==> 12-05 <==
==> flow/design.v <==
`timescale 1ns / 1ps
module awstm(
        pps,
        tevt,
        evt,
        rst_n,
        clk
    );
    input pps;
    input [31:0] tevt;
    output [31:0] evt;
    input rst_n;
    input clk;
    reg r_pps, r_awspps;
    reg [26:0] r_tcyc;       
    reg [26:0] r_td;         
    reg [30:0] r_awstm;      
    reg [30:0] r_tmev_next;  
    reg [31:0] r_set_tmev;  
    reg [10:0] r_tcor;       
    reg [10:0] r_tcor_max;   
    reg r_pps_lock;          
    wire evt_pps;            
    parameter [26:0] p_cyc_per_sec  = 27'd9_999;   
    parameter [26:0] p_pps_to       = 27'd14_999;  
    parameter [30:0] p_awstm_max    = 31'd99_999;   
    assign evt = r_set_tmev;
    assign evt_pps = pps & ~r_pps;
    wire [26:0] td_abs;
    wire [25:0] tmp1_td_abs;
    wire [25:0] tmp2_td_abs;
    wire [10:0] tmp_tcor_max;
    assign td_abs = (r_td[26] ? (~r_td + 17'd1): r_td);
    genvar i;
    assign tmp1_td_abs[25] = td_abs[25];  
    generate 
        for(i = 24; i >= 0; i=i-1) begin :g_tmp1_td_abs
            assign tmp1_td_abs[i] = td_abs[i+1] | td_abs[i];  
        end 
    endgenerate
    assign tmp2_td_abs[25] = tmp1_td_abs[25];
    generate
        for(i = 24; i >= 0; i=i-1) begin: g_tmp2_td_abs
            assign tmp2_td_abs[i] = tmp1_td_abs[i+1] ^ tmp1_td_abs[i];
        end
    endgenerate
    assign tmp_tcor_max[2:0] = 3'b000;
    generate 
        for(i = 0; i < 7; i=i+1) begin: g_tmp_tcor_max
            assign tmp_tcor_max[i+3] = tmp2_td_abs[25-i]; 
        end
    endgenerate
    assign tmp_tcor_max[10] = (tmp1_td_abs[20] & !tmp2_td_abs[20] ? 1'b0 : 1'b1); 
    always @(posedge clk or negedge rst_n) begin
        if(rst_n == 1'b0) begin
            r_pps <= 1'b0;
            r_awspps <= 1'b0;
            r_pps_lock <= 1'b0;
            r_tcyc <= 27'd0;
            r_td <= 27'd0;
            r_tcor <= 11'd0;
            r_tcor_max <= 11'd1024;
            r_awstm <= 31'd0;
            r_tmev_next <= 31'd0;
            r_set_tmev <= 32'd0;
        end else begin
            r_pps <= pps;
            r_tcyc <= r_tcyc + 1;
            r_tcor_max <= tmp_tcor_max;
            if(r_tcor >= r_tcor_max) begin
                r_tcor <= 10'd0;
            end else begin
                r_tcor <= r_tcor + 1;
            end
            if(r_tcyc == p_cyc_per_sec) begin
                r_awspps <= 1'b1;
            end else begin
                r_awspps <= 1'b0;
            end
            if(evt_pps) begin
                r_pps_lock <= 1'b1;
                r_tcyc <= 27'd0;
                r_td <= r_td + p_cyc_per_sec + ~r_tcyc + 27'd1;
            end else begin
                if(r_tcyc == p_pps_to) begin  
                    r_pps_lock <= 1'b0;
                    r_tcyc <= (p_pps_to - p_cyc_per_sec);     
                end                
            end
            if(r_awstm >= p_awstm_max) begin
                r_awstm <= 31'd0;
            end else begin
                if(r_tcor == r_tcor_max) begin
                    if(r_td[26]) begin  
                        r_awstm <= r_awstm;
                        r_td <= r_td + 27'd1;
                    end else begin  
                        r_awstm <= r_awstm + 31'd2;
                        r_td <= r_td - 27'd1;
                    end
                end else begin
                    r_awstm <= r_awstm + 31'd1;
                end
            end
            if(r_tmev_next == r_awstm || (r_tmev_next + 31'd1) == r_awstm) begin
                r_set_tmev <= {r_pps_lock, r_awstm};
                r_tmev_next <= r_tmev_next + tevt;
            end
            if(r_tmev_next > p_awstm_max) begin
                r_tmev_next <= r_tmev_next + ~p_awstm_max + 31'd1;
            end             
        end
    end
endmodule
==> flow/run.sh <==
#!/bin/bash
# the make line also repeats each setting of config.mk as NAME=value (left out here)
make -C /OpenROAD-flow-scripts/flow DESIGN_CONFIG=/design/flow/config.mk WORK_HOME=/design/flow/orfs CLKGATE_MAP_FILE= finish
==> flow/config.mk <==
export PLATFORM = sky130hd
export DESIGN_NAME = awstm
export DESIGN_NICKNAME = awstm
export VERILOG_FILES = /design/flow/design.v
export SDC_FILE = /design/flow/constraint.sdc
export NUM_CORES = 4
export LEC_CHECK = 0
export ABC_AREA = 1
export CAP_MARGIN = 20
export CELL_PAD_IN_SITES_GLOBAL_PLACEMENT = 0
export CORE_ASPECT_RATIO = 1.06
export CORE_MARGIN = 2
export CORE_UTILIZATION = 70
export CTS_CLUSTER_DIAMETER = 29
export CTS_CLUSTER_SIZE = 52
export GPL_TIMING_DRIVEN = 1
export MIN_ROUTING_LAYER = met1
export SETUP_SLACK_MARGIN = 0.72
export SLEW_MARGIN = 10
==> flow/constraint.sdc <==
create_clock -name core_clock -period 3.11 [get_ports {clk}]
set_input_delay 0.6220 -clock core_clock [delete_from_list [all_inputs] [get_ports {clk}]]
set_output_delay 0.6220 -clock core_clock [all_outputs]
set_load 0.01 [all_outputs]
==> 12-15: changes against 12-05 <==
==> flow/config.mk (replaced) <==
export PLATFORM = sky130hd
export DESIGN_NAME = awstm
export DESIGN_NICKNAME = awstm
export VERILOG_FILES = /design/flow/design.v
export SDC_FILE = /design/flow/constraint.sdc
export NUM_CORES = 4
export LEC_CHECK = 0
export ABC_AREA = 1
export CAP_MARGIN = 0
export CELL_PAD_IN_SITES_GLOBAL_PLACEMENT = 0
export CORE_ASPECT_RATIO = 1.5
export CORE_MARGIN = 2
export CORE_UTILIZATION = 71
export CTS_CLUSTER_DIAMETER = 356
export CTS_CLUSTER_SIZE = 14
export GPL_TIMING_DRIVEN = 1
export HOLD_SLACK_MARGIN = 0.29
export MIN_ROUTING_LAYER = met1
export PLACE_DENSITY_LB_ADDON = 0.06
export SETUP_SLACK_MARGIN = 0.12
export SLEW_MARGIN = 10
==> flow/constraint.sdc (replaced) <==
create_clock -name core_clock -period 0.799 [get_ports {clk}]
set_input_delay 0.1598 -clock core_clock [delete_from_list [all_inputs] [get_ports {clk}]]
set_output_delay 0.1598 -clock core_clock [all_outputs]
set_load 0.01 [all_outputs]
==> 10-07: changes against 12-05 <==
==> flow/config.mk (replaced) <==
export PLATFORM = sky130hd
export DESIGN_NAME = awstm
export DESIGN_NICKNAME = awstm
export VERILOG_FILES = /design/flow/design.v
export SDC_FILE = /design/flow/constraint.sdc
export NUM_CORES = 4
export LEC_CHECK = 0
export ABC_AREA = 1
export CAP_MARGIN = 5
export CELL_PAD_IN_SITES_GLOBAL_PLACEMENT = 0
export CORE_ASPECT_RATIO = 0.5
export CORE_MARGIN = 2
export CORE_UTILIZATION = 70
export CTS_CLUSTER_DIAMETER = 250
export CTS_CLUSTER_SIZE = 99
export GPL_TIMING_DRIVEN = 0
export MIN_ROUTING_LAYER = met1
export PLACE_DENSITY_LB_ADDON = 0.07
export SLEW_MARGIN = 10
export TNS_END_PERCENT = 5
==> flow/constraint.sdc (replaced) <==
create_clock -name core_clock -period 2.52 [get_ports {clk}]
set_input_delay 0.5040 -clock core_clock [delete_from_list [all_inputs] [get_ports {clk}]]
set_output_delay 0.5040 -clock core_clock [all_outputs]
set_load 0.01 [all_outputs]
==> ci_impl_report.md <==
## Implementation flow summary

| Metric | Value |
|---|---|
| Status | `did not finish` |
| Stop stage | `3_5_place_dp` |
| Log Error | `[ERROR DPL-0033] detailed placement checks failed during check placement.` |
| Row cnt | `around 66` |
| Final Wtd Congestion | `about 1.1` |
| Die Y | `185 microns` |
| Starting Density | `0.716` |
| Die area | `0.0230 sq mm` |
| Die W | `between 100 and 150 microns` |
# the run above: 12-15

==> ci_impl_report.md <==
## Implementation flow summary

| Metric | Value |
|---|---|
| Status | `did not finish` |
| Stop stage | `5_1_grt` |
| Log Error | `[ERROR GRT-0232] Routing congestion too high. Check the congestion heatmap in the GUI.` |
| Starting Density | `0.719` |
| Die area | `~0.023 sq mm` |
| Final Wtd Congestion | `just under 1` |
| Flops & latches, synth | `around 170` |
| # port buffers | `about 65` |
| Row cnt | `roughly 55` |
| Die W | `148 microns` |
# the run above: 12-05

==> ci_impl_report.md <==
### Yosys + OpenROAD results

| Metric | Value |
|---|---|
| Status | `failed layout checks` |
| Die area | `about 0.023 sq mm` |
| Row cnt | `38` |
| Setup slack after layout | `-0.172 ns` |
| Final Wtd Congestion | `just under 1` |
| # setup viols final | `12` |
| Die Y | `109 microns` |
| Fail Reasons | `negative setup slack` |
| # placed instances | `roughly 2,800` |
| H-tree levels | `4` |
| Die W | `214 microns` |
| AND/OR/NAND/NOR Cells, Area Fraction | `0.341` |
| Starting Density | `0.714` |
| Clk pwr share | `0.150` |
# the run above: 10-07

Power figures rest on the tool's default switching activity, not on a simulated workload.
